### design/flow/run.sh
#!/bin/bash
# the make line also repeats each setting of config.mk as NAME=value (left out here)
make -C /OpenROAD-flow-scripts/flow DESIGN_CONFIG=/design/flow/config.mk WORK_HOME=/design/flow/orfs CLKGATE_MAP_FILE= finish
### design/flow/config.mk
export PLATFORM = sky130hd
export DESIGN_NAME = adaptive_pe
export DESIGN_NICKNAME = adaptive_pe
export VERILOG_FILES = /design/flow/design.v
export SDC_FILE = /design/flow/constraint.sdc
export NUM_CORES = 4
export LEC_CHECK = 0
export CAP_MARGIN = 35
export CELL_PAD_IN_SITES_GLOBAL_PLACEMENT = 1
export CORE_MARGIN = 2
export CORE_UTILIZATION = 29
export GPL_TIMING_DRIVEN = 0
export HOLD_SLACK_MARGIN = 0.16
export SLEW_MARGIN = 20
### design/flow/constraint.sdc
create_clock -name core_clock -period 13.0 [get_ports {clk}]
set_input_delay 2.6000 -clock core_clock [delete_from_list [all_inputs] [get_ports {clk}]]
set_output_delay 2.6000 -clock core_clock [all_outputs]
set_load 0.01 [all_outputs]
### design/flow/design.v
`timescale 1ns / 1ps
module sparse_detector #(
    parameter WORD_SIZE = 64
)(
    input  wire [WORD_SIZE-1:0] data_in,
    output wire                 is_zero,     
    output wire                 is_sparse    
);
    assign is_zero = (data_in == {WORD_SIZE{1'b0}});
    function integer count_ones;
        input [WORD_SIZE-1:0] v;
        integer i, cnt;
        begin
            cnt = 0;
            for (i = 0; i < WORD_SIZE; i = i + 1)
                cnt = cnt + v[i];
            count_ones = cnt;
        end
    endfunction
    wire [6:0] ones_count = count_ones(data_in);
    assign is_sparse = (ones_count < (WORD_SIZE / 10));
endmodule
`timescale 1ns / 1ps
module adaptive_pe #(
    parameter integer MAX_WIDTH = 64,
    parameter integer MAX_ACC_WIDTH = 20   
)(
    input  wire                         clk,
    input  wire                         reset,
    input  wire                         ce,
    input  wire                         accumulate,
    input  wire                         test_mode,
    input  wire [2:0]                   precision_mode,
    input  wire [MAX_WIDTH-1:0]         weight_in,
    input  wire [MAX_WIDTH-1:0]         activation_in,
    input  wire [MAX_WIDTH-1:0]         mask_in,
    output reg  [MAX_ACC_WIDTH-1:0]     accumulated_sum,
    output wire                         clock_gated,
    output wire                         computation_skipped,
    output wire [2:0]                   active_precision   
);
    reg [6:0] active_bits;       
    reg [5:0] parallel_ops;      
    reg [8:0] max_value;         
    always @(*) begin
        case (precision_mode)
            3'b000: begin   
                active_bits = 7'd64;
                parallel_ops = 6'd64;
                max_value = 9'd1;
            end
            3'b001: begin   
                active_bits = 7'd64;
                parallel_ops = 6'd32;
                max_value = 9'd3;
            end
            3'b010: begin   
                active_bits = 7'd64;
                parallel_ops = 6'd16;
                max_value = 9'd15;
            end
            3'b011: begin   
                active_bits = 7'd64;
                parallel_ops = 6'd8;
                max_value = 9'd255;
            end
            default: begin   
                active_bits = 7'd64;
                parallel_ops = 6'd64;
                max_value = 9'd1;
            end
        endcase
    end
    assign active_precision = precision_mode;
    wire weight_is_zero, activation_is_zero;
    wire weight_is_sparse, activation_is_sparse;
    sparse_detector #(
        .WORD_SIZE(MAX_WIDTH)
    ) weight_detector (
        .data_in(weight_in),
        .is_zero(weight_is_zero),
        .is_sparse(weight_is_sparse)
    );
    sparse_detector #(
        .WORD_SIZE(MAX_WIDTH)
    ) activation_detector (
        .data_in(activation_in),
        .is_zero(activation_is_zero),
        .is_sparse(activation_is_sparse)
    );
    wire skip_compute = weight_is_zero || activation_is_zero;
    assign computation_skipped = skip_compute && ce;
    wire pe_enable = ce && !skip_compute;
    wire acc_enable = pe_enable || test_mode;
    assign clock_gated = !pe_enable;
    reg [MAX_ACC_WIDTH-1:0] compute_result;
    always @(*) begin
        case (precision_mode)
            3'b000: compute_result = compute_1bit();
            3'b001: compute_result = compute_2bit();
            3'b010: compute_result = compute_4bit();
            3'b011: compute_result = compute_8bit();
            default: compute_result = {MAX_ACC_WIDTH{1'b0}};
        endcase
    end
    function [MAX_ACC_WIDTH-1:0] compute_1bit;
        reg [MAX_WIDTH-1:0] xnor_result;
        integer i, count;
        begin
            xnor_result = ~(weight_in ^ activation_in) & mask_in;
            count = 0;
            for (i = 0; i < MAX_WIDTH; i = i + 1) begin
                count = count + xnor_result[i];
            end
            compute_1bit = count[MAX_ACC_WIDTH-1:0];
        end
    endfunction
    function [MAX_ACC_WIDTH-1:0] compute_2bit;
        integer i;
        reg [1:0] w, a;
        reg [3:0] product;
        integer sum;
        begin
            sum = 0;
            for (i = 0; i < 32; i = i + 1) begin
                w = weight_in[i*2 +: 2];
                a = activation_in[i*2 +: 2];
                product = w * a;   
                sum = sum + product;
            end
            compute_2bit = sum[MAX_ACC_WIDTH-1:0];
        end
    endfunction
    function [MAX_ACC_WIDTH-1:0] compute_4bit;
        integer i;
        reg [3:0] w, a;
        reg [7:0] product;
        integer sum;
        begin
            sum = 0;
            for (i = 0; i < 16; i = i + 1) begin
                w = weight_in[i*4 +: 4];
                a = activation_in[i*4 +: 4];
                product = w * a;   
                sum = sum + product;
            end
            compute_4bit = sum[MAX_ACC_WIDTH-1:0];
        end
    endfunction
    function [MAX_ACC_WIDTH-1:0] compute_8bit;
        integer i;
        reg [7:0] w, a;
        reg [15:0] product;
        integer sum;
        begin
            sum = 0;
            for (i = 0; i < 8; i = i + 1) begin
                w = weight_in[i*8 +: 8];
                a = activation_in[i*8 +: 8];
                product = w * a;   
                sum = sum + product;
            end
            compute_8bit = sum[MAX_ACC_WIDTH-1:0];
        end
    endfunction
    always @(posedge clk or posedge reset) begin
        if (reset) begin
            accumulated_sum <= {MAX_ACC_WIDTH{1'b0}};
        end else if (acc_enable) begin
            if (!accumulate) begin
                accumulated_sum <= {MAX_ACC_WIDTH{1'b0}};
            end else begin
                accumulated_sum <= accumulated_sum + compute_result;
            end
        end
    end
endmodule
==> run notes, run 1 <==
flow finished, numbers: TritonCTS clock tree yes, slowest stage delay, CP 0.65 ns, Synth area leaders fa_1 51%, ha_1 20%, inv_1 13%, and2_1 5.2%, nand2_1 2.4%, FF-to-FF Start accumulated_sum[0], Synth area leader fa_1, core box area between 100000 and 150000 µm², DIE AREA 120900 µm², clock sink total 20, Final Critical Period 12.72 ns, Post-Synth Adder-Cell Area 0.7070, Period Utilization, post-route 0.9784, final design utilization 0.3263, hold depth 2, syn_area_per_cell 9.822 µm², crit path max-delay cell type fa_2, CP startpoint weight_in[41], Yosys chip area 34270 µm², met1 wire length around 65 mm, Worst path top cell family by delay adder cells, async set-reset flop share out of synthesis 1.000, area share, top type 0.5077, CTS buffer count 3, post-DP HPWL 135.0 mm, main logic family after synthesis adder cells, flip-flops with a built-in enable 0, CTS clock-pin slew for the worst setup and hold paths 0.06 ns, setup violators final 0, Mux area share 0.0002921, Port Buffers 223, and+or+nand+nor area frac 0.1079, pre-CTS setup slack -1.207 ns, commonest cells in the synthesized netlist 1154 x inv_1, 869 x fa_1, 546 x ha_1, Synthesized registers 20, crit path DAT about 13 ns, Most common reg cell dfrtp_1, Final ANT Viol Nets 0, DR top layer met5, Latency at later pin 0.25 ns, CP max FO 9, FF-to-FF setup slack 10.16 ns, XOR Share, Synth 0.01252, status finished clean, DRC viols 0, Yosys Instances around 3500, Starting DRT DRC Count 2009, per-cell routed wire length 27.97 µm, worst clock skew 0.004856 ns, first-pass GRT wire length 206.7 mm, critical path class primary input to flip-flop, total number of yosys warnings 4, distinct lib cells just under 60, Maximum Capacitance Violations 0, final setup TNS 0 ns, chip height 347.8 µm, CTS H-tree lvls 1, FP Util 0.2914, critical path depth in cells 35, worst setup path endpoint accumulated_sum[19], Worst Setup Start Kind primary input, nets@finish 5344, CP bufs+invs 5, grt total ovfl 0, router iterations before antenna repair 5, Final GP Congestion 1.024, worst setup margin 0.2812 ns, Reg2Reg Depth 11, wire length on met3 12.59 mm, Post-Route WL 147.3 mm, Row Count 126, Max-Slew Margin vs Limit 0.3148, Nets at Floorplan 5104, crit path DRT approximately 13 ns, Final Hold Slack just over 0.5 ns, # hold bufs at CTS 0, largest net degree at the start of global routing 21, final hold violation count 0, f_max 78.62 MHz, Tool Warnings 35, CTS max path bufs 2, vias in the first global route 26847, vias per inst 4.680, cell mode on critical path fa_1, Worst Hold Class flip-flop to flip-flop, Clock Tree Root clkbuf_16, Hold EP accumulated_sum[18], yosys aoi share 0.02808, Least-Margin Pin Slew 1.018 ns, Slew Limit Fails 0, All-Layer GR Usage 0.2476, initial antenna violation count 19, critical path capture point type flip-flop, Cells after Synth 3489, routed vias 24641, Die W approximately 350 µm, top-count cell post-synth inv_1, Worst Hold Launch accumulated_sum[18], reg2reg end accumulated_sum[18], Seq/Total Area, Yosys 0.01460, Layout area overhead 11.98%, Post-Syn Area approximately 34000 µm², met2 wire len between 60 and 70 mm, I/O pin count 225
## routing by layer
metal | track usage | vias to the layer above
li1 | - | 10685
met1 | 0.3523 | 12856
met2 | 0.3826 | 931
met3 | 0.05156 | 153
met4 | 0.06184 | 16
met5 | 0 | -
## timing repair
item,in CTS,in global routing
setup buffers,1,6
setup endpoints to repair,7,4
resized,200,231
pin swaps,3,13
## area by class of cell
class                      instances  area (µm²)
tap                             1536        1922
inverter                        1155        4340
buffer                            16       111.4
fill                           12363       79230
antenna                            1       2.502
timing repair buffer             235        1939
multi-input combinational       2298       29470
clock buffer                       4       88.84
sequential                        20       500.5
## metrics by stage
stage | instance area, µm² | cells
final | 38370 | 5265
after CTS | 38530 | 5256
after global routing | 38370 | 5265
after global placement | 38420 | 5248
after detailed placement | 38460 | 5251
after floorplan | 34270 | 3489
==> run 2: changes to the inputs <==
- ABC_AREA: default -> 1
- CAP_MARGIN: 35 -> 20
- CELL_PAD_IN_SITES_GLOBAL_PLACEMENT: 1 -> default
- CORE_UTILIZATION: 29 -> 40
- CTS_CLUSTER_DIAMETER: default -> 350
- GPL_TIMING_DRIVEN: 0 -> default
- HOLD_SLACK_MARGIN: 0.16 -> default
- MAX_ROUTING_LAYER: default -> met4
- MIN_ROUTING_LAYER: default -> met2
- TNS_END_PERCENT: default -> 25
==> run 2 against run 1 <==
The run now fails in 5_1_grt. Synthesized cell count increased by 20%. Die size decreased by 24%. Synthesized area increased by 4.6%.
==> run notes, run 2 <==
yosys + openroad results -> Seq/Total Area, Yosys 0.01396, yosys aoi share 0.02572, CTS H-tree lvls 1, Mux area share 0, clock sink total 20, flip-flops with a built-in enable 0, distinct lib cells 43, Cells after Synth 4179, status aborted with a tool error, post-DP HPWL 153.9 mm, Synth area leader fa_1, Final GP Congestion 1.311, I/O pin count ~230, Yosys Instances ~4200, Yosys chip area 35860 µm², placed cell count 5573, Row Count between 100 and 150, Synth area leaders fa_1 49%, ha_1 19%, inv_1 16%, nand2_1 7.1%, buf_2 1.5%, # hold bufs at CTS 0, chip height 303.4 µm, Clock Tree Root clkbuf_16, Post-Syn Area between 30000 and 40000 µm², core box area roughly 89000 µm², CTS resizes 0, DIE AREA 92050 µm², Die W 303.4 µm, placed cell areas 39820 µm², syn_area_per_cell between 8 and 9 µm², async set-reset flop share out of synthesis 1.000, Port Buffers about 220, Most common reg cell dfrtp_1, Post-Synth Adder-Cell Area 0.6757, CTS max path bufs 2, commonest cells in the synthesized netlist 1524 x inv_1, 869 x fa_1, 679 x nand2_1, CTS buffer count 3, top-count cell post-synth inv_1, main logic family after synthesis adder cells, grt total ovfl 325, Post-CTS Setup Inserts 0, area share, top type 0.4852, Synthesized registers 20, Nets at Floorplan 5794, Exit stage 5_1_grt, and+or+nand+nor area frac 0.09907, All-Layer GR Usage 0.7184, total number of yosys warnings 4, FP Util 0.4045, First Err [ERROR GRT-0116] Global routing finished with congestion. Check the congestion regions in the DRC Viewer., XOR Share, Synth 0.003175
[run 2: layer usage]
layer | GRT usage | overflow
met4 | 0.3385 | 6
met3 | 0.8545 | 316
met2 | 0.7915 | 3
met5 | - | -
met1 | - | -
[run 2: through the flow]
step / utilization / hold slack [ns] / setup WS (ns)
floorplan: - / 0.5362 / 2.331
global placement: 0.4492 / 0.5119 / 0.1516
detailed placement: 0.4492 / 0.5337 / 0.1925
CTS: 0.4504 / 0.5547 / 0.4462
==> run 3: changes to the inputs <==
- CORE_UTILIZATION: 40 -> 70
- CTS_CLUSTER_DIAMETER: 350 -> 224
- GPL_TIMING_DRIVEN: default -> 1
- HOLD_SLACK_MARGIN: default -> 0.04
- MAX_ROUTING_LAYER: met4 -> default
- MIN_ROUTING_LAYER: met2 -> default
- PLACE_DENSITY: default -> 0.61
- SETUP_SLACK_MARGIN: default -> -0.06
- TNS_END_PERCENT: 25 -> 45
- clock period: 13.0 -> 4.6 ns (I/O delays scaled with it)
==> run 3 against run 2 <==
The flow again stops in 5_1_grt. Synthesized area unchanged. Synthesized cell count unchanged. Die size decreased by 42%.
==> run notes, run 3 <==
yosys + openroad results -> First Err [ERROR GRT-0232] Routing congestion too high. Check the congestion heatmap in the GUI., CTS max path bufs 2, Die W 230.3 µm, top-count cell post-synth inv_1, yosys aoi share 0.02572, area share, top type 0.4852, CTS H-tree lvls 1, status aborted with a tool error, chip height about 230 µm, All-Layer GR Usage 0.8038, Row Count 82, async set-reset flop share out of synthesis 1.000, # hold bufs at CTS 0, commonest cells in the synthesized netlist 1524 x inv_1, 869 x fa_1, 679 x nand2_1, main logic family after synthesis adder cells, and+or+nand+nor area frac 0.09907, Synth area leaders fa_1 49%, ha_1 19%, inv_1 16%, nand2_1 7.1%, buf_2 1.5%, Seq/Total Area, Yosys 0.01396, Exit stage 5_1_grt, core box area between 50000 and 60000 µm², Synth area leader fa_1, Cells after Synth 4179, Most common reg cell dfrtp_1, Yosys chip area 35860 µm², XOR Share, Synth 0.003175, I/O pin count 225, post-DP HPWL between 100 and 150 mm, syn_area_per_cell around 8.6 µm², Clock Tree Root clkbuf_16, flip-flops with a built-in enable 0, grt total ovfl 162, distinct lib cells 43, Post-Synth Adder-Cell Area 0.6757, Mux area share 0, Yosys Instances 4179, Nets at Floorplan 5794, Synthesized registers 20, Final GP Congestion around 1.2, CTS buffer count 3, Post-Syn Area about 36000 µm², clock sink total 20, total number of yosys warnings 4, Port Buffers between 200 and 250, DIE AREA around 53000 µm², FP Util 0.7118
[run 3: metal layers]
metal	GRT overflow	track usage
met1	4	0.7797
met2	88	0.9519
met3	3	0.6647
met4	67	0.8476
met5	0	0.4513
[run 3: repair_timing]
action | CTS
endpoints found under the setup margin | 20
cloned | 1
resized | 761
pin swaps | 223
buffers inserted | 98
[run 3: stage by stage]
| stage | setup slack (ns) | instances | instance area, µm² |
|---|---|---|---|
| 2_1_floorplan | -3.986 | 4179 | 36230 |
| 3_3_place_gp | -5.196 | 5609 | 43630 |
| 3_5_place_dp | -5.307 | 5609 | 43630 |
| 4_1_cts | -4.570 | 5712 | 45470 |
==> run 4: changes to the inputs <==
- ABC_AREA: 1 -> default
- CELL_PAD_IN_SITES_GLOBAL_PLACEMENT: default -> 2
- CORE_UTILIZATION: 70 -> 40
- CTS_CLUSTER_DIAMETER: 224 -> default
- GPL_TIMING_DRIVEN: 1 -> 0
- HOLD_SLACK_MARGIN: 0.04 -> 0.16
- PLACE_DENSITY: 0.61 -> default
- SETUP_SLACK_MARGIN: -0.06 -> default
- TNS_END_PERCENT: 45 -> default
- clock period: 4.6 -> 13.0 ns (I/O delays scaled with it)
==> run 4 against run 3 <==
Now clean on timing, DRC and antenna. Synthesized area is 4.4% lower. Die size rose by 66%. Synthesized cell count shrank 17%.
==> run notes, run 4 <==
flow finished, numbers: Synthesized registers 20, placed cell areas 37940 µm², Layout area overhead 10.75%, initial antenna violation count 10, first-pass GRT wire length 205.1 mm, CTS max path bufs 2, hold depth 2, Final Hold Slack 0.5219 ns, Die W 296.7 µm, Clock Tree Root clkbuf_16, final hold violation count 0, crit path DRT 13.14 ns, post-DP HPWL 134.5 mm, Final GP Congestion about 1.0, Worst Hold Launch accumulated_sum[0], FF-to-FF Start accumulated_sum[0], Worst Hold Class flip-flop to flip-flop, TritonCTS clock tree yes, Reg2Reg Depth 11, flip-flops with a built-in enable 0, Hold EP accumulated_sum[0], Most common reg cell dfrtp_1, worst setup margin 0.1880 ns, nets@finish 5334, chip height between 200 and 300 µm, Finished Cell Area around 38000 µm², critical path class primary input to flip-flop, setup violators final 0, Final ANT Viol Nets 0, CTS H-tree lvls 1, total number of yosys warnings 4, area share, top type 0.5077, worst clock skew 0.004023 ns, crit path DAT 12.95 ns, Yosys chip area around 34000 µm², Port Buffers 223, clock sink total 20, router iterations before antenna repair 5, FF-to-FF setup slack 10.16 ns, and+or+nand+nor area frac 0.1079, Cells after Synth between 3000 and 4000, vias per inst between 5 and 6, status finished clean, Tool Warnings 38, critical path depth in cells 35, Latency at later pin 0.26 ns, per-cell routed wire length 30.38 µm, XOR Share, Synth 0.01252, pre-CTS setup slack -0.8509 ns, grt total ovfl 0, Slew Limit Fails 0, Post-Route WL 147.8 mm, Maximum Capacitance Violations 0, critical path capture point type flip-flop, Nets at Floorplan about 5000, Post-Synth Adder-Cell Area 0.7070, Synth area leaders fa_1 51%, ha_1 20%, inv_1 13%, and2_1 5.2%, nand2_1 2.4%, I/O pin count roughly 230, Final Critical Period 12.81 ns, Fill cells 8429, f_max ~78 MHz, DIE AREA 88030 µm², Worst path top cell family by delay adder cells, CTS buffer count 3, routed vias 24903, All-Layer GR Usage 0.3443, slowest stage delay, CP 0.69 ns, CP startpoint activation_in[43], RSZ-0062 raised after global routing true, FP Util 0.4031, main logic family after synthesis adder cells, vias in the first global route ~27000, Yosys Instances 3489, CTS clock-pin slew for the worst setup and hold paths ~0.060 ns, Row Count 107, async set-reset flop share out of synthesis 1.000, reg2reg end accumulated_sum[18], DRC viols 0, crit path max-delay cell type fa_1, Synth area leader fa_1, yosys aoi share 0.02808, Period Utilization, post-route 0.9855, cell mode on critical path fa_1, Mux area share 0.0002921, # hold bufs at CTS 0, Least-Margin Pin Slew 1.047 ns, CP max FO 9, core box area 85010 µm², Post-Syn Area between 30000 and 40000 µm², commonest cells in the synthesized netlist 1154 x inv_1, 869 x fa_1, 546 x ha_1, distinct lib cells 58, Worst Setup Start Kind primary input, worst setup path endpoint accumulated_sum[19], top-count cell post-synth inv_1, Max-Slew Margin vs Limit 0.2964, Seq/Total Area, Yosys 0.01460, CP bufs+invs 5, Starting DRT DRC Count 1943, syn_area_per_cell 9.822 µm², largest net degree at the start of global routing 21
-- run 4: repair_timing --
item / in CTS / in global routing
buffers inserted: 1 / 1
resized: 137 / 125
pin swaps: 1 / 1
endpoints found under the setup margin: 5 / 4
-- run 4: through the flow --
| stage | utilization | setup TNS [ns] | cells |
|---|---|---|---|
| 3_5_place_dp | 0.4463 | -2.720 | 4856 |
| 6_report | 0.4464 | 0 | 4864 |
| 2_1_floorplan | - | 0 | 3489 |
| 3_3_place_gp | 0.4462 | -2.739 | 4856 |
| 4_1_cts | 0.4469 | 0 | 4861 |
| 5_1_grt | 0.4464 | -0.02250 | 4862 |
-- run 4: per-layer routing --
metal	routed length, µm	share of wire	global-route usage
met5	13	0.000088	0
met4	4264	0.029	0.07773
met3	11500	0.078	0.05813
met2	65310	0.44	0.5303
met1	66670	0.45	0.5071
-- run 4: area by class of cell --
cell class	instances	area [µm²]	area share
multi-input cells	2298	29390	0.7744
inverters	1155	4340	0.1144
repair buffers	225	2077	0.05473
well taps	1144	1431	0.03772
flip-flops and latches	20	500.5	0.01319
plain buffers	16	103.9	0.002736
clock buffers	3	75.07	0.001978
clock inverters	1	30.03	0.0007912
diodes	2	5.005	0.0001319
==> run 5: changes to the inputs <==
- CELL_PAD_IN_SITES_GLOBAL_PLACEMENT: 2 -> default
- CORE_UTILIZATION: 40 -> 72
- CTS_CLUSTER_SIZE: default -> 41
- GPL_TIMING_DRIVEN: 0 -> default
- HOLD_SLACK_MARGIN: 0.16 -> default
- PLACE_DENSITY_LB_ADDON: default -> 0.22
- SLEW_MARGIN: 20 -> 40
- clock period: 13.0 -> 11.5 ns (I/O delays scaled with it)
==> run 5 against run 4 <==
Synthesized area did not move. Synthesized cell count did not move. Die size down 44%. The run now fails in 5_1_grt.
==> run notes, run 5 <==
yosys + openroad results -> status aborted with a tool error, Exit stage 5_1_grt, First Err [ERROR GRT-0116] Global routing finished with congestion. Check the congestion regions in the DRC Viewer., distinct lib cells 58, placed cell areas 41220 µm², top-count cell post-synth inv_1, All-Layer GR Usage 0.8309, XOR Share, Synth 0.01252, # hold bufs at CTS 0, Cells after Synth approximately 3500, DIE AREA 49360 µm², placed cell count ~4800, Synth area leader fa_1, commonest cells in the synthesized netlist 1154 x inv_1, 869 x fa_1, 546 x ha_1, Clock Tree Root clkbuf_16, syn_area_per_cell between 9 and 10 µm², CTS H-tree lvls 1, total number of yosys warnings 4, I/O pin count between 200 and 250, Seq/Total Area, Yosys 0.01460, Most common reg cell dfrtp_1, grt total ovfl 435, Post-Synth Adder-Cell Area 0.7070, core box area 46750 µm², flip-flops with a built-in enable 0, main logic family after synthesis adder cells, Row Count 79, Die W 222.2 µm, Post-Syn Area 34270 µm², area share, top type 0.5077, pre-CTS setup slack -1.070 ns, CTS max path bufs 2, Port Buffers 224, async set-reset flop share out of synthesis 1.000, Yosys chip area 34270 µm², and+or+nand+nor area frac 0.1079, Synthesized registers 20, Final GP Congestion about 1.3, Nets at Floorplan 5104, clock sink total 20, CTS buffer count 3, Synth area leaders fa_1 51%, ha_1 20%, inv_1 13%, and2_1 5.2%, nand2_1 2.4%, post-DP HPWL 133.3 mm, yosys aoi share 0.02808, Yosys Instances 3489, chip height 222.2 µm, FP Util 0.7329, Mux area share 0.0002921
[run 5: routing by layer]
layer	GRT usage	GRT overflow
met1	0.8088	19
met2	0.9604	248
met3	0.7403	21
met4	0.8274	145
met5	0.4985	2
[run 5: what timing repair did]
action                                  4_1_cts
pin swaps                                   193
setup buffers                                59
endpoints found under the setup margin       12
gates resized                               453
==> run 6: changes to the inputs <==
- CORE_UTILIZATION: 72 -> 59
- CTS_CLUSTER_SIZE: 41 -> default
- PLACE_DENSITY_LB_ADDON: 0.22 -> default
- SLEW_MARGIN: 40 -> 20
- clock period: 11.5 -> 10.2 ns (I/O delays scaled with it)
==> run 6 against run 5 <==
Now fails the layout checks on setup timing. Synthesized cell count unchanged. Die size rose by 22%. Synthesized area unchanged.
==> run notes, run 6 <==
flow finished, numbers: status complete, but fails checks, layout check failures setup timing, per-cell routed wire length 28.94 µm, Mux area share 0.0002921, Yosys Instances between 3000 and 4000, DIE AREA ~60000 µm², final setup TNS -12.72 ns, Reg2Reg Depth 10, Tool Warnings 39, final design utilization 0.7704, Latency at later pin 0.27 ns, Seq/Total Area, Yosys 0.01460, Post-Route WL 150.2 mm, hold depth 2, distinct lib cells 58, nets@finish roughly 6000, core box area 57590 µm², # hold bufs at CTS 0, and+or+nand+nor area frac 0.1079, chip height 245 µm, worst clock skew 0.005169 ns, critical path depth in cells 36, worst setup margin -1.506 ns, Nets at Floorplan 5104, Synth area leaders fa_1 51%, ha_1 20%, inv_1 13%, and2_1 5.2%, nand2_1 2.4%, Worst path top cell family by delay adder cells, final hold violation count 0, Hold EP accumulated_sum[0], Clock Tree Root clkbuf_16, critical path capture point type flip-flop, post-DP HPWL 130.2 mm, FP Util 0.5951, CP bufs+invs 7, CP max FO 5, initial antenna violation count 10, f_max 85.43 MHz, Post-Syn Area 34270 µm², Final Critical Period 11.71 ns, CTS max path bufs 2, Cells after Synth between 3000 and 4000, CTS H-tree lvls 1, worst setup path endpoint accumulated_sum[17], Least-Margin Pin Slew ~1.1 ns, Layout area overhead 29.46%, Worst Hold Class flip-flop to flip-flop, commonest cells in the synthesized netlist 1154 x inv_1, 869 x fa_1, 546 x ha_1, Slew Limit Fails 0, Period Utilization, post-route 1.148, first-pass GRT wire length 210.8 mm, critical path class primary input to flip-flop, FF-to-FF setup slack 7.37 ns, crit path DAT 11.90 ns, Yosys chip area 34270 µm², area share, top type 0.5077, slowest stage delay, CP 0.65 ns, router iterations before antenna repair 7, yosys aoi share 0.02808, XOR Share, Synth 0.01252, Fill cells 3943, Max-Slew Margin vs Limit 0.2829, async set-reset flop share out of synthesis 1.000, total number of yosys warnings 4, Worst Hold Launch accumulated_sum[0], All-Layer GR Usage 0.5002, Starting DRT DRC Count 3137, Final ANT Viol Nets 0, cell mode on critical path fa_1, vias in the first global route around 32000, CTS buffer count 3, crit path max-delay cell type fa_2, Final GP Congestion around 1.2, reg2reg end accumulated_sum[17], Port Buffers 224, Synthesized registers 20, I/O pin count 225, vias per inst 5.787, CP startpoint activation_in[27], routed vias 30028, flip-flops with a built-in enable 0, syn_area_per_cell 9.822 µm², Worst Setup Start Kind primary input, Maximum Capacitance Violations 0, setup violators final 16, FF-to-FF Start accumulated_sum[10], top-count cell post-synth inv_1, crit path DRT 10.40 ns, main logic family after synthesis adder cells, RSZ-0062 raised after global routing true, Post-Synth Adder-Cell Area 0.7070, TritonCTS clock tree yes, Row Count 88, DRC viols 0, Synth area leader fa_1, clock sink total 20, largest net degree at the start of global routing 22, grt total ovfl 0, CTS clock-pin slew for the worst setup and hold paths 0.07 ns, Die W around 250 µm, Final Hold Slack roughly 0.53 ns, Most common reg cell dfrtp_1
## run 6: layout make-up
cell class,instances,area [µm²],share of cell area
multi-input combinational,2298,30660,0.6911
antenna,2,5.005,0.0001128
inverter,1155,4340,0.09784
tap,765,957.2,0.02158
sequential,20,500.5,0.01128
clock buffer,4,88.84,0.002002
timing repair buffer,945,7811,0.1761
## run 6: per-stage QoR
stage | cells | worst slack [ns] | area (µm²)
floorplan | 3489 | -0.2427 | 34370
global placement | 5072 | -1.644 | 42190
detailed placement | 5072 | -1.742 | 42190
CTS | 5143 | -0.9307 | 43340
global route | 5187 | -1.591 | 44360
finish | 5189 | -1.506 | 44360
## run 6: routing by layer
metal	global-route usage	share of wire	routed length, µm
met4	0.2801	0.080	12000
met1	0.6554	0.36	53560
met3	0.1750	0.14	21330
met2	0.7262	0.42	63240
met5	0	0.00031	47
## run 6: what timing repair did
action | 4_1_cts | 5_1_grt
setup endpoints to repair | 17 | 16
setup buffers | 69 | 55
endpoints found under the hold margin | 0 | 0
pin swaps | 142 | 244
resized | 567 | 398
==> run 7: changes to the inputs <==
- ABC_AREA: default -> 0
- CORE_MARGIN: 2 -> 8
- CORE_UTILIZATION: 59 -> 40
- CTS_CLUSTER_DIAMETER: default -> 68
- GPL_ROUTABILITY_DRIVEN: default -> 0
- MAX_ROUTING_LAYER: default -> met5
- MIN_ROUTING_LAYER: default -> met1
- SETUP_SLACK_MARGIN: default -> 2.25
- TNS_END_PERCENT: default -> 5
- clock period: 10.2 -> 13.0 ns (I/O delays scaled with it)
==> run 7 against run 6 <==
Now clean on timing, DRC and antenna. Synthesized area unchanged. Utilization down 31 points. Sequential cell count unchanged. Global-route usage down 21 points. Worst setup slack better by 2.4 ns. Critical path type unchanged. Critical endpoint is now accumulated_sum[19]. Largest cell class unchanged. Highest routed layer unchanged.
==> run notes, run 7 <==
flow finished, numbers: status finished clean, CTS buffer count 3, main logic family after synthesis adder cells, CP startpoint activation_in[45], largest net degree at the start of global routing 22, CTS clock-pin slew for the worst setup and hold paths approximately 0.060 ns, top-count cell post-synth inv_1, I/O pin count 225, Latency at later pin 0.26 ns, final setup TNS 0 ns, grt total ovfl 0, DRC viols 0, Starting DRT DRC Count roughly 2500, Port Buffers 224, TritonCTS clock tree yes, placed cell count 4960, Worst Hold Class flip-flop to flip-flop, total number of yosys warnings 4, first-pass GRT wire length around 200 mm, Synth area leaders fa_1 51%, ha_1 20%, inv_1 13%, and2_1 5.2%, nand2_1 2.4%, routed vias 25591, vias in the first global route 27849, worst clock skew about 0.0033 ns, Most common reg cell dfrtp_1, commonest cells in the synthesized netlist 1154 x inv_1, 869 x fa_1, 546 x ha_1, CTS H-tree lvls 1, core box area 85010 µm², FP Util 0.4031, Mux area share 0.0002921, Post-Synth Adder-Cell Area 0.7070, CP bufs+invs 6, Period Utilization, post-route 0.9338, Hold EP accumulated_sum[0], Layout area overhead 14.14%, Final Critical Period 12.14 ns, Max-Slew Margin vs Limit 0.1373, Least-Margin Pin Slew 1.282 ns, critical path depth in cells 33, syn_area_per_cell 9.822 µm², reg2reg end accumulated_sum[18], per-cell routed wire length about 27 µm, Fill cells between 8000 and 9000, setup violators final 0, Yosys chip area about 34000 µm², RSZ-0062 raised after global routing true, Slew Limit Fails 0, hold depth 2, cell mode on critical path fa_1, vias per inst about 5.1, FF-to-FF setup slack between 10 and 15 ns, Nets at Floorplan 5104, Reg area 500.5 µm², Yosys Instances 3489, yosys aoi share 0.02808, critical path class primary input to flip-flop, distinct lib cells around 58, and+or+nand+nor area frac 0.1079, Tool Warnings 38, nets@finish 5449, f_max 82.37 MHz, Row Count around 110, area share, top type 0.5077, crit path max-delay cell type fa_1, Maximum Capacitance Violations 0, Synthesized registers 20, worst setup path endpoint accumulated_sum[19], Clock Tree Root clkbuf_16, Seq/Total Area, Yosys 0.01460, DIE AREA 95290 µm², Worst path top cell family by delay adder cells, async set-reset flop share out of synthesis 1.000, Worst Setup Start Kind primary input, XOR Share, Synth 0.01252, flip-flops with a built-in enable 0, CTS max path bufs 2, Post-Syn Area 34270 µm², area of the multi-input gates 29580 µm², router iterations before antenna repair 5, chip height approximately 310 µm, Final ANT Viol Nets 0, slowest stage delay, CP 0.76 ns, CP max FO 9, crit path DAT 12.28 ns, Reg2Reg Depth 11, All-Layer GR Usage 0.2883, non-filler cells, final 4978, initial antenna violation count 10, Synth area leader fa_1, FF-to-FF Start accumulated_sum[0], final hold violation count 0, critical path capture point type flip-flop, post-DP HPWL 125.4 mm, Worst Hold Launch accumulated_sum[0], Post-Route WL around 140 mm, Cells after Synth 3489, clock sink total 20, Die W 308.7 µm, crit path DRT ~13 ns
==> run 7: timing repair <==
item,in CTS,in global routing
buffers inserted,9,4
pin swaps,13,15
setup endpoints to repair,17,17
gates resized,153,43
hold buffers,0,0
==> run 7: area by class of cell <==
class	count	area share
timing repair buffer	356	0.08068
sequential	20	0.01280
inverter	1155	0.1110
clock buffer	3	0.001919
antenna	1	0.00006398
multi-input combinational	2298	0.7562
tap	1144	0.03660
clock inverter	1	0.0007677
==> run 7: per-stage QoR <==
stage	area, µm²	util	setup slack [ns]	hold slack (ns)
4_1_cts	39020	0.4590	0.9127	0.5141
5_1_grt	39110	0.4601	0.5257	0.5566
3_5_place_dp	38830	0.4567	0.07503	0.4968
3_3_place_gp	38830	0.4567	0.1463	0.4877
6_report	39110	0.4601	0.8601	0.5158
2_1_floorplan	34360	-	1.997	0.5216
==> run 7: layer usage <==
layer  GRT usage  vias up  part of all wire
met2      0.4297     1475              0.43
met1      0.3922    12929              0.40
met4      0.1185       10             0.054
met5           0        -           0.00052
met3     0.08429      263              0.12
li1            -    10914                 -
==> run 8: changes to the inputs <==
- ABC_AREA: 0 -> default
- CORE_MARGIN: 8 -> 2
- CORE_UTILIZATION: 40 -> 72
- CTS_CLUSTER_DIAMETER: 68 -> 241
- CTS_CLUSTER_SIZE: default -> 62
- GPL_ROUTABILITY_DRIVEN: 0 -> default
- GPL_TIMING_DRIVEN: default -> 1
- HOLD_SLACK_MARGIN: default -> 0.28
- MAX_ROUTING_LAYER: met5 -> default
- MIN_ROUTING_LAYER: met1 -> default
- PLACE_DENSITY_LB_ADDON: default -> 0.25
- SETUP_SLACK_MARGIN: 2.25 -> default
- clock period: 13.0 -> 12.2 ns (I/O delays scaled with it)
==> run 8 against run 7 <==
The run now fails in 5_1_grt. Synthesized area did not move. Die size fell by 48%. Synthesized cell count unchanged.
==> run notes, run 8 <==
yosys + openroad results -> status aborted with a tool error, Exit stage 5_1_grt, CTS H-tree lvls 1, Nets at Floorplan ~5000, Synthesized registers 20, Synth area leader fa_1, Post-Synth Adder-Cell Area 0.7070, commonest cells in the synthesized netlist 1154 x inv_1, 869 x fa_1, 546 x ha_1, async set-reset flop share out of synthesis 1.000, clock sink total 20, Final GP Congestion 1.302, Post-Syn Area about 34000 µm², and+or+nand+nor area frac 0.1079, yosys aoi share 0.02808, flip-flops with a built-in enable 0, chip height 222.2 µm, placed cell areas 39580 µm², total number of yosys warnings 4, CTS max path bufs 2, post-DP HPWL 123.5 mm, I/O pin count roughly 230, Synth area leaders fa_1 51%, ha_1 20%, inv_1 13%, and2_1 5.2%, nand2_1 2.4%, Yosys chip area roughly 34000 µm², Mux area share 0.0002921, Most common reg cell dfrtp_1, syn_area_per_cell 9.822 µm², Seq/Total Area, Yosys 0.01460, Clock Tree Root clkbuf_16, Row Count 79, DIE AREA 49360 µm², core box area 46750 µm², Die W 222.2 µm, Cells after Synth 3489, FP Util 0.7329, Port Buffers 224, area share, top type 0.5077, top-count cell post-synth inv_1, Yosys Instances around 3500, XOR Share, Synth 0.01252, CTS buffer count 3, main logic family after synthesis adder cells, # hold bufs at CTS 0, distinct lib cells 58
==> run 8: what timing repair did <==
action,in CTS
setup endpoints to repair,5
gates cloned,0
pin swaps,8
setup buffers,2
hold endpoints to repair,0
gates resized,12
==> run 8: stage by stage <==
stage	setup TNS [ns]	setup WS [ns]	utilization	std cells
after CTS	-0.004814	-0.004814	0.8492	4631
after detailed placement	-1.630	-0.4781	0.8465	4625
after global placement	-0.4497	-0.2445	0.8465	4625
after floorplan	0	0.9517	-	3489
==> run 9: changes to the inputs <==
- ABC_AREA: default -> 1
- CAP_MARGIN: 20 -> 10
- CORE_ASPECT_RATIO: default -> 0.5
- CORE_MARGIN: 2 -> 7
- CORE_UTILIZATION: 72 -> 58
- CTS_CLUSTER_SIZE: 62 -> 94
- GPL_TIMING_DRIVEN: 1 -> 0
- HOLD_SLACK_MARGIN: 0.28 -> 0.04
- PLACE_DENSITY: default -> 0.41
- PLACE_DENSITY_LB_ADDON: 0.25 -> default
- SLEW_MARGIN: 20 -> 5
- TNS_END_PERCENT: 5 -> 10
- clock period: 12.2 -> 7.36 ns (I/O delays scaled with it)
==> run 9 against run 8 <==
The layout now fails its checks (setup timing). Synthesized cell count is 20% higher. Die size is 41% higher. Synthesized area rose by 4.6%.
==> run notes, run 9 <==
flow finished, numbers: status complete, but fails checks, layout check failures setup timing, total number of yosys warnings 4, CTS H-tree lvls 1, crit path DRT between 7 and 8 ns, Synth area leaders fa_1 49%, ha_1 19%, inv_1 16%, nand2_1 7.1%, buf_2 1.5%, crit path max-delay cell type fa_2, FF-to-FF setup slack 5.22 ns, Layout area overhead 22.14%, async set-reset flop share out of synthesis 1.000, initial antenna violation count 6, Yosys chip area 35860 µm², CP bufs+invs 7, hold depth 2, Slew Limit Fails 0, placed cell count ~5200, nets@finish 6312, Final ANT Viol Nets 0, critical path depth in cells 36, commonest cells in the synthesized netlist 1524 x inv_1, 869 x fa_1, 679 x nand2_1, worst setup margin -2.609 ns, CTS max path bufs 2, Worst path top cell family by delay adder cells, Fill cells 4769, Final GP Congestion approximately 1.1, syn_area_per_cell 8.580 µm², f_max between 100 and 150 MHz, CP startpoint weight_in[27], Port Buffers about 220, chip height 189.8 µm, FP Util 0.5868, grt total ovfl 0, Mux area share 0, setup violators final 20, DRC viols 0, clock sink total 20, FF-to-FF Start accumulated_sum[0], Post-Route WL 143.3 mm, Clock Tree Root clkbuf_16, Hold EP accumulated_sum[0], vias in the first global route about 30000, yosys aoi share 0.02572, critical path class primary input to flip-flop, Die W about 370 µm, and+or+nand+nor area frac 0.09907, cell mode on critical path fa_1, critical path capture point type flip-flop, post-DP HPWL between 100 and 150 mm, Final Critical Period 9.969 ns, reg2reg end accumulated_sum[16], final hold violation count 0, TritonCTS clock tree yes, top-count cell post-synth inv_1, Finished Cell Area roughly 44000 µm², DIE AREA roughly 69000 µm², Synthesized registers 20, Post-Synth Adder-Cell Area 0.6757, Worst Hold Class flip-flop to flip-flop, All-Layer GR Usage 0.4054, Least-Margin Pin Slew about 1.2 ns, placed cell areas 39250 µm², CTS clock-pin slew for the worst setup and hold paths 0.06 ns, Row Count 64, Cells after Synth 4179, Yosys Instances 4179, flip-flops with a built-in enable 0, Period Utilization, post-route 1.354, XOR Share, Synth 0.003175, vias per inst 5.414, Reg2Reg Depth 11, I/O pin count 225, Most common reg cell dfrtp_1, Seq/Total Area, Yosys 0.01396, CTS buffer count 3, worst setup path endpoint accumulated_sum[17], largest net degree at the start of global routing 21, Latency at later pin 0.26 ns, Post-Syn Area 35860 µm², RSZ-0062 raised after global routing true, routed vias 29898, Max-Slew Margin vs Limit 0.1608, Worst Setup Start Kind primary input, first-pass GRT wire length between 150 and 200 mm, Maximum Capacitance Violations 0, Tool Warnings about 40, core box area 61100 µm², # hold bufs at CTS 0, area share, top type 0.4852, CP max FO 5, worst clock skew 0.002895 ns, crit path DAT roughly 10 ns, slowest stage delay, CP 0.65 ns, non-filler cells, final 5522, Nets at Floorplan about 5800, Starting DRT DRC Count 2952, Worst Hold Launch accumulated_sum[0], per-cell routed wire length 25.95 µm, main logic family after synthesis adder cells, distinct lib cells 43, Synth area leader fa_1, router iterations before antenna repair 6
-- run 9: stage by stage --
step / setup slack (ns) / utilization / hold WS, ns / TNS (ns)
after floorplan: -1.872 / - / 0.5343 / -27.83
after global placement: -3.865 / 0.6424 / 0.5019 / -63.61
after detailed placement: -3.944 / 0.6424 / 0.5110 / -64.16
after CTS: -2.984 / 0.6573 / 0.5217 / -49.19
after global routing: -2.828 / 0.7167 / 0.5887 / -45.43
final: -2.609 / 0.7168 / 0.5329 / -41.39
-- run 9: per-layer routing --
layer  wire length (µm)  up-vias  share of wire  track usage
met5                 78        -        0.00054            0
met4               7241       12          0.051       0.1414
met3              24290      360           0.17       0.2040
met2              58820     1853           0.41       0.5757
met1              52870    14889           0.37       0.5370
li1                   -    12784              -            -
-- run 9: final cells by class --
type                       instances  area (µm²)  share of cell area
timing repair buffer             514        4627              0.1057
tap                              825        1032             0.02357
antenna                            2       5.005           0.0001143
multi-input combinational       2496       30290              0.6917
inverter                        1527        5742              0.1311
buffer                           135        1519             0.03468
clock buffer                       3       75.07            0.001714
sequential                        20       500.5             0.01143
-- run 9: repair_timing --
action,CTS,global route
resized,205,673
hold endpoints to repair,0,0
buffers inserted,26,264
gates cloned,0,0
pin swaps,51,225
setup endpoints to repair,20,20
==> run 10: changes to the inputs <==
- CAP_MARGIN: 10 -> 0
- CORE_ASPECT_RATIO: 0.5 -> default
- CORE_MARGIN: 7 -> 2
- CORE_UTILIZATION: 58 -> 72
- CTS_CLUSTER_DIAMETER: 241 -> 227
- CTS_CLUSTER_SIZE: 94 -> 75
- GPL_ROUTABILITY_DRIVEN: default -> 0
- GPL_TIMING_DRIVEN: 0 -> default
- HOLD_SLACK_MARGIN: 0.04 -> 0.3
- MAX_ROUTING_LAYER: default -> met4
- PLACE_DENSITY: 0.41 -> default
- PLACE_DENSITY_LB_ADDON: default -> 0.01
- SETUP_SLACK_MARGIN: default -> -0.16
- SLEW_MARGIN: 5 -> 20
- TNS_END_PERCENT: 10 -> default
- clock period: 7.36 -> 6.57 ns (I/O delays scaled with it)
==> run 10 against run 9 <==
The run now fails in 5_1_grt. Die size shrank 26%. Synthesized cell count stayed put. Synthesized area unchanged.
==> run notes, run 10 <==
yosys + openroad results -> status aborted with a tool error, Exit stage 5_1_grt, First Err [ERROR GRT-0116] Global routing finished with congestion. Check the congestion regions in the DRC Viewer., Cells after Synth 4179, post-DP HPWL 128.9 mm, grt total ovfl 205, Nets at Floorplan 5794, distinct lib cells roughly 43, CTS max path bufs 2, main logic family after synthesis adder cells, Most common reg cell dfrtp_1, area share, top type 0.4852, total number of yosys warnings 4, yosys aoi share 0.02572, Synth area leader fa_1, chip height 227.2 µm, top-count cell post-synth inv_1, Yosys Instances ~4200, Synth area leaders fa_1 49%, ha_1 19%, inv_1 16%, nand2_1 7.1%, buf_2 1.5%, CTS H-tree lvls 1, core box area between 40000 and 50000 µm², CTS buffer count 3, Mux area share 0, commonest cells in the synthesized netlist 1524 x inv_1, 869 x fa_1, 679 x nand2_1, Clock Tree Root clkbuf_16, Post-Synth Adder-Cell Area 0.6757, Row Count 81, and+or+nand+nor area frac 0.09907, async set-reset flop share out of synthesis 1.000, flip-flops with a built-in enable 0, Yosys chip area ~36000 µm², syn_area_per_cell 8.580 µm², XOR Share, Synth 0.003175, Post-Syn Area 35860 µm², Die W 227.2 µm, Port Buffers around 220, DIE AREA between 50000 and 60000 µm², placed cell areas 43370 µm², clock sink total 20, I/O pin count 225, Synthesized registers 20, Seq/Total Area, Yosys 0.01396, All-Layer GR Usage 0.8031, FP Util 0.7310
[run 10: metrics by stage]
step,setup WS [ns],instances,TNS (ns),hold slack (ns)
after CTS,-2.960,5640,-50.89,0.5197
after detailed placement,-3.747,5559,-66.23,0.5056
after global placement,-3.531,5559,-63.47,0.5022
after floorplan,-2.410,4179,-37.17,0.5342
[run 10: what timing repair did]
item | in CTS
cloned | 1
pin swaps | 192
buffers inserted | 79
setup endpoints to repair | 20
gates resized | 690
hold buffers | 0
[run 10: routing by layer]
metal,track usage,GRT overflow
met5,-,-
met4,0.7807,83
met3,0.6739,6
met2,0.9372,108
met1,0.7805,8
==> run 11: changes to the inputs <==
- CAP_MARGIN: 0 -> 20
- CORE_UTILIZATION: 72 -> 68
- CTS_CLUSTER_DIAMETER: 227 -> default
- CTS_CLUSTER_SIZE: 75 -> default
- GPL_ROUTABILITY_DRIVEN: 0 -> default
- HOLD_SLACK_MARGIN: 0.3 -> default
- MAX_ROUTING_LAYER: met4 -> default
- PLACE_DENSITY_LB_ADDON: 0.01 -> default
- SETUP_SLACK_MARGIN: -0.16 -> default
- clock period: 6.57 -> 4.43 ns (I/O delays scaled with it)
==> run 11 against run 10 <==
The layout now fails its checks (setup timing). Synthesized area did not move. Synthesized cell count unchanged. Die size up 5.8%.
==> run notes, run 11 <==
flow finished, numbers: I/O pin count roughly 230, DIE AREA 54580 µm², CTS buffer count 3, CTS max path bufs 2, crit path DAT 9.74 ns, worst setup margin -5.151 ns, main logic family after synthesis adder cells, CTS clock-pin slew for the worst setup and hold paths around 0.07 ns, yosys aoi share 0.02572, TritonCTS clock tree yes, Layout area overhead 31.10%, core box area 52340 µm², Row Count about 84, f_max 104.4 MHz, Slew Limit Fails 0, Synth area leader fa_1, Cells after Synth 4179, critical path depth in cells 38, All-Layer GR Usage 0.5663, commonest cells in the synthesized netlist 1524 x inv_1, 869 x fa_1, 679 x nand2_1, reg2reg end accumulated_sum[6], CP bufs+invs 8, Post-Route WL 166.7 mm, CP max FO 7, Post-Syn Area 35860 µm², final setup TNS -91.53 ns, Synthesized registers 20, FF-to-FF setup slack 2.29 ns, FF-to-FF Start accumulated_sum[0], Tool Warnings 40, Worst Setup Start Kind primary input, final hold violation count 0, area share, top type 0.4852, Synth area leaders fa_1 49%, ha_1 19%, inv_1 16%, nand2_1 7.1%, buf_2 1.5%, Post-Synth Adder-Cell Area 0.6757, Worst Hold Launch accumulated_sum[17], XOR Share, Synth 0.003175, Latency at later pin 0.28 ns, Maximum Capacitance Violations 0, crit path DRT 4.59 ns, Yosys chip area 35860 µm², Nets at Floorplan around 5800, status complete, but fails checks, CTS H-tree lvls 1, worst clock skew about 0.010 ns, Worst path top cell family by delay adder cells, vias per inst 6.159, Most common reg cell dfrtp_1, Reg2Reg Depth 6, critical path class primary input to flip-flop, flip-flops with a built-in enable 0, hold depth 2, routed vias about 36000, initial antenna violation count 8, Yosys Instances 4179, and+or+nand+nor area frac 0.09907, vias in the first global route roughly 36000, post-DP HPWL 127.2 mm, FP Util 0.6850, slowest stage delay, CP 0.72 ns, first-pass GRT wire length 218.6 mm, top-count cell post-synth inv_1, async set-reset flop share out of synthesis 1.000, Final GP Congestion about 1.1, cell mode on critical path fa_1, largest net degree at the start of global routing 21, total number of yosys warnings 4, Seq/Total Area, Yosys 0.01396, distinct lib cells about 43, setup violators final 22, chip height 233.6 µm, Mux area share 0, Clock Tree Root clkbuf_16, Final ANT Viol Nets 0, crit path max-delay cell type fa_2, final design utilization 0.8981, nets@finish 6697, Worst Hold Class flip-flop to flip-flop, Hold EP accumulated_sum[17], per-cell routed wire length 28.81 µm, layout check failures setup timing, Max-Slew Margin vs Limit 0.2348, syn_area_per_cell 8.580 µm², DRC viols 0, Least-Margin Pin Slew about 1.1 ns, Die W ~230 µm, Starting DRT DRC Count 5207, critical path capture point type flip-flop, grt total ovfl 0, clock sink total 20, Period Utilization, post-route 2.163, RSZ-0062 raised after global routing true, Final Critical Period about 9.6 ns, router iterations before antenna repair 9, CP startpoint activation_in[59], worst setup path endpoint accumulated_sum[18], Port Buffers 224
==> run 11: per-stage QoR <==
stage / setup slack (ns) / instance area [µm²] / hold slack (ns) / cells
final: -5.151 / 47010 / 0.5249 / 5786
after global placement: -5.442 / 43580 / 0.5115 / 5612
after CTS: -4.580 / 45570 / 0.5302 / 5715
after detailed placement: -5.608 / 43580 / 0.5107 / 5612
after floorplan: -4.122 / 36400 / 0.5342 / 4179
after global routing: -5.408 / 46980 / 0.5631 / 5775
==> run 11: cell type report <==
class,count,area (µm²)
timing repair buffer,1034,8650
sequential,20,500.5
tap,688,860.8
inverter,1527,5749
fill,2374,5334
clock inverter,1,30.03
clock buffer,3,75.07
antenna,17,42.54
multi-input combinational,2496,31100
==> run 11: repair_timing <==
action,in CTS,in global routing
hold buffers,0,0
setup endpoints to repair,20,21
buffers inserted,101,59
pin swaps,202,205
gates resized,777,370
==> run 11: layer usage <==
| layer | global-route usage | part of all wire |
|---|---|---|
| met2 | 0.8395 | 0.41 |
| met3 | 0.2435 | 0.18 |
| met4 | 0.4504 | 0.12 |
| met1 | 0.6402 | 0.29 |
| met5 | 0.0009191 | 0.0024 |
==> run 12: changes to the inputs <==
- CAP_MARGIN: 20 -> 10
- CORE_MARGIN: 2 -> 7
- CORE_UTILIZATION: 68 -> 22
- CTS_CLUSTER_DIAMETER: default -> 241
- CTS_CLUSTER_SIZE: default -> 46
- GPL_ROUTABILITY_DRIVEN: default -> 0
- GPL_TIMING_DRIVEN: default -> 0
- HOLD_SLACK_MARGIN: default -> -0.08
- MAX_ROUTING_LAYER: default -> met5
- PLACE_DENSITY_LB_ADDON: default -> 0.25
- SETUP_SLACK_MARGIN: default -> 1.2
- TNS_END_PERCENT: default -> 90
- clock period: 4.43 -> 8.44 ns (I/O delays scaled with it)
==> run 12 against run 11 <==
The layout still fails its checks (setup timing). Worst hold slack improved by 0.0016 ns. Sequential share of layout area is essentially flat. Register-to-register slack gained 4.1 ns. Cell count grew 19%. Synthesized area stayed put. Largest cell class unchanged. Critical path depth down 2. Worst setup slack gained 3.6 ns. Clock skew is 0.0068 ns lower.
==> run notes, run 12 <==
flow finished, numbers: reg2reg end accumulated_sum[16], top-count cell post-synth inv_1, Nets at Floorplan between 5000 and 6000, crit path DRT 8.60 ns, commonest cells in the synthesized netlist 1524 x inv_1, 869 x fa_1, 679 x nand2_1, crit path DAT approximately 10 ns, Clock Tree Root clkbuf_16, placed cell areas 41220 µm², Yosys chip area 35860 µm², Final Critical Period 10.02 ns, core box area 161100 µm², All-Layer GR Usage 0.1825, Post-Synth Adder-Cell Area 0.6757, largest net degree at the start of global routing 21, final setup TNS -23.79 ns, Tool Warnings 38, Least-Margin Pin Slew 1.241 ns, clock sink total 20, Starting DRT DRC Count 1799, total number of yosys warnings 4, final hold violation count 0, I/O pin count 225, Slew Limit Fails 0, Hold EP accumulated_sum[0], routed vias 28199, Seq/Total Area, Yosys 0.01396, router iterations before antenna repair 5, cell mode on critical path fa_1, CTS buffer count 3, layout check failures setup timing, flip-flops with a built-in enable 0, Port Buffers 224, Reg2Reg Depth 11, main logic family after synthesis adder cells, pre-CTS setup slack -3.005 ns, XOR Share, Synth 0.003175, Yosys Instances between 4000 and 5000, Worst Hold Class flip-flop to flip-flop, CP max FO 8, worst clock skew roughly 0.0032 ns, vias in the first global route 31470, status complete, but fails checks, initial antenna violation count 4, Synthesized registers 20, CTS clock-pin slew for the worst setup and hold paths 0.06 ns, yosys aoi share 0.02572, syn_area_per_cell 8.580 µm², vias per inst ~4.1, chip height around 420 µm, FF-to-FF Start accumulated_sum[0], Row Count 147, DIE AREA 174500 µm², setup violators final 18, critical path depth in cells 36, CTS H-tree lvls 1, RSZ-0062 raised after global routing true, worst setup path endpoint accumulated_sum[17], TritonCTS clock tree yes, Latency at later pin 0.26 ns, FP Util 0.2225, and+or+nand+nor area frac 0.09907, Most common reg cell dfrtp_1, placed cell count 6563, critical path capture point type flip-flop, final design utilization 0.2871, non-filler cells, final 6892, Cells after Synth 4179, worst setup margin -1.578 ns, CTS max path bufs 2, slowest stage delay, CP about 0.69 ns, Worst Hold Launch accumulated_sum[0], Post-Route WL roughly 160 mm, Fill cells 17444, nets@finish 6347, Maximum Capacitance Violations 0, distinct lib cells approximately 43, CP bufs+invs 8, Die W 417.7 µm, grt total ovfl 0, crit path max-delay cell type fa_2, Final Hold Slack 0.5265 ns, Synth area leaders fa_1 49%, ha_1 19%, inv_1 16%, nand2_1 7.1%, buf_2 1.5%, f_max 99.82 MHz, async set-reset flop share out of synthesis 1.000, area share, top type 0.4852, Worst path top cell family by delay adder cells, per-cell routed wire length 23.26 µm, CP startpoint activation_in[59], Max-Slew Margin vs Limit 0.1698, FF-to-FF setup slack around 6.4 ns, Layout area overhead 29.02%, Period Utilization, post-route 1.187, hold depth 2, Mux area share 0, Worst Setup Start Kind primary input, Synth area leader fa_1, first-pass GRT wire length 227.5 mm, Final ANT Viol Nets 0, DRC viols 0, Finished Cell Area 46260 µm², critical path class primary input to flip-flop, Post-Syn Area 35860 µm², post-DP HPWL between 100 and 150 mm
==> run 12: cell type report <==
class,count,area (µm²),share of cell area
timing repair buffer,548,4691,0.1014
multi-input combinational,2496,30860,0.6670
buffer,136,1670,0.03611
tap,2160,2703,0.05842
sequential,20,500.5,0.01082
antenna,1,2.502,0.00005409
clock buffer,4,88.84,0.001920
inverter,1527,5751,0.1243
==> run 12: metal layers <==
layer  wire (µm)  vias to the layer above  track usage
li1            -                    12858            -
met1       61640                    14275       0.2182
met2       80360                      847       0.3271
met3        6375                      219      0.01246
met4       11950                        0      0.09881
met5           0                        -            0
==> run 12: what timing repair did <==
item	CTS	global route
buffers inserted	300	24
pin swaps	202	140
hold buffers	0	0
endpoints found under the setup margin	20	20
gates resized	1034	210
==> run 13: changes to the inputs <==
- ABC_AREA: 1 -> default
- CAP_MARGIN: 10 -> 20
- CORE_MARGIN: 7 -> 2
- CORE_UTILIZATION: 22 -> 40
- CTS_CLUSTER_DIAMETER: 241 -> default
- CTS_CLUSTER_SIZE: 46 -> default
- GPL_ROUTABILITY_DRIVEN: 0 -> default
- GPL_TIMING_DRIVEN: 0 -> default
- HOLD_SLACK_MARGIN: -0.08 -> default
- MAX_ROUTING_LAYER: met5 -> default
- PLACE_DENSITY_LB_ADDON: 0.25 -> default
- SETUP_SLACK_MARGIN: 1.2 -> default
- TNS_END_PERCENT: 90 -> default
- clock period: 8.44 -> 10.5 ns (I/O delays scaled with it)
==> run 13 against run 12 <==
Synthesized cell count decreased by 17%. Via count shrank 1.8%. Critical path depth is 1 lower. Highest routed layer is now met5. The layout still fails its checks (setup timing). Cell count fell by 19%. First-iteration DRC count up 31%. Routed wire length fell by 8.7%. Sequential share of layout area is essentially flat. Cell area shrank 3.6%.
==> run notes, run 13 <==
flow finished, numbers: status complete, but fails checks, layout check failures setup timing, Least-Margin Pin Slew 1.172 ns, nets@finish 6050, hold depth 2, Post-Syn Area 34270 µm², worst setup margin -0.7094 ns, critical path class primary input to flip-flop, CTS H-tree lvls 1, FP Util 0.4031, and+or+nand+nor area frac 0.1079, CTS clock-pin slew for the worst setup and hold paths 0.05 ns, area share, top type 0.5077, commonest cells in the synthesized netlist 1154 x inv_1, 869 x fa_1, 546 x ha_1, Seq/Total Area, Yosys 0.01460, top-count cell post-synth inv_1, FF-to-FF setup slack 7.71 ns, routed vias 27699, vias per inst 4.965, Maximum Capacitance Violations 0, critical path capture point type flip-flop, flip-flops with a built-in enable 0, slowest stage delay, CP 0.63 ns, worst clock skew around 0.0018 ns, Worst Setup Start Kind primary input, DRC viols 0, crit path DRT 10.69 ns, Final ANT Viol Nets 0, chip height between 200 and 300 µm, first-pass GRT wire length 208.4 mm, yosys aoi share 0.02808, main logic family after synthesis adder cells, critical path depth in cells 35, CP max FO 4, worst setup path endpoint accumulated_sum[17], Nets at Floorplan 5104, Clock Tree Root clkbuf_16, Cells after Synth 3489, largest net degree at the start of global routing 22, total number of yosys warnings 4, Fill cells 7996, Max-Slew Margin vs Limit 0.2112, Post-Synth Adder-Cell Area 0.7070, Final GP Congestion 1.081, CP bufs+invs 5, # hold bufs at CTS 0, Row Count 107, initial antenna violation count 5, DIE AREA 88030 µm², Die W 296.7 µm, reg2reg end accumulated_sum[16], Yosys Instances 3489, FF-to-FF Start accumulated_sum[0], crit path max-delay cell type fa_2, f_max 89.21 MHz, XOR Share, Synth 0.01252, RSZ-0062 raised after global routing true, vias in the first global route 29883, TritonCTS clock tree yes, async set-reset flop share out of synthesis 1.000, Yosys chip area 34270 µm², Post-Route WL 146.4 mm, All-Layer GR Usage 0.3425, CTS buffer count 3, Hold EP accumulated_sum[18], crit path DAT between 10 and 15 ns, Starting DRT DRC Count roughly 2400, post-DP HPWL 135.8 mm, CTS max path bufs 2, Worst Hold Class flip-flop to flip-flop, final hold violation count 0, distinct lib cells 58, Layout area overhead 30.16%, Reg2Reg Depth 10, Slew Limit Fails 0, router iterations before antenna repair 5, Worst path top cell family by delay adder cells, Tool Warnings 38, I/O pin count 225, setup violators final 13, final design utilization 0.5246, Port Buffers 224, grt total ovfl 0, syn_area_per_cell 9.822 µm², Synth area leaders fa_1 51%, ha_1 20%, inv_1 13%, and2_1 5.2%, nand2_1 2.4%, CP startpoint weight_in[30], Period Utilization, post-route 1.068, Mux area share 0.0002921, per-cell routed wire length around 26 µm, Latency at later pin 0.25 ns, core box area 85010 µm², clock sink total 20, Synth area leader fa_1, Synthesized registers 20, cell mode on critical path fa_1, Final Critical Period between 10 and 15 ns, Worst Hold Launch accumulated_sum[18], Most common reg cell dfrtp_1
-- run 13: metrics by stage --
| stage | area (µm²) | worst slack (ns) | cells | hold WS [ns] | TNS [ns] |
|---|---|---|---|---|---|
| floorplan | 34360 | -0.002689 | 3489 | 0.5216 | -0.002689 |
| global placement | 42810 | -1.402 | 5478 | 0.4908 | -15.28 |
| detailed placement | 42810 | -1.432 | 5478 | 0.4924 | -15.38 |
| CTS | 44230 | -0.6983 | 5564 | 0.5079 | -4.700 |
| global route | 44600 | -1.024 | 5579 | 0.5222 | -8.563 |
| finish | 44600 | -0.7094 | 5579 | 0.5111 | -5.284 |
-- run 13: cell type report --
type                    count  area [µm²]  area share
diodes                      1       2.502  0.00005611
multi-input cells        2298       30470      0.6831
flip-flops and latches     20       500.5     0.01122
inverters                1155        4343     0.09737
repair buffers            957        7767      0.1742
clock buffers               4       88.84    0.001992
well taps                1144        1431     0.03209
-- run 13: layer usage --
layer	global-route usage	vias up	part of all wire
li1	-	12140	-
met1	0.4762	14095	0.41
met2	0.5180	1240	0.43
met3	0.07830	222	0.10
met4	0.1367	2	0.053
met5	0	-	0.000075
-- run 13: what timing repair did --
| item | in CTS | in global routing |
|---|---|---|
| buffers inserted | 85 | 25 |
| setup endpoints to repair | 15 | 15 |
| gates cloned | 0 | 0 |
| pin swaps | 200 | 190 |
| gates resized | 592 | 260 |
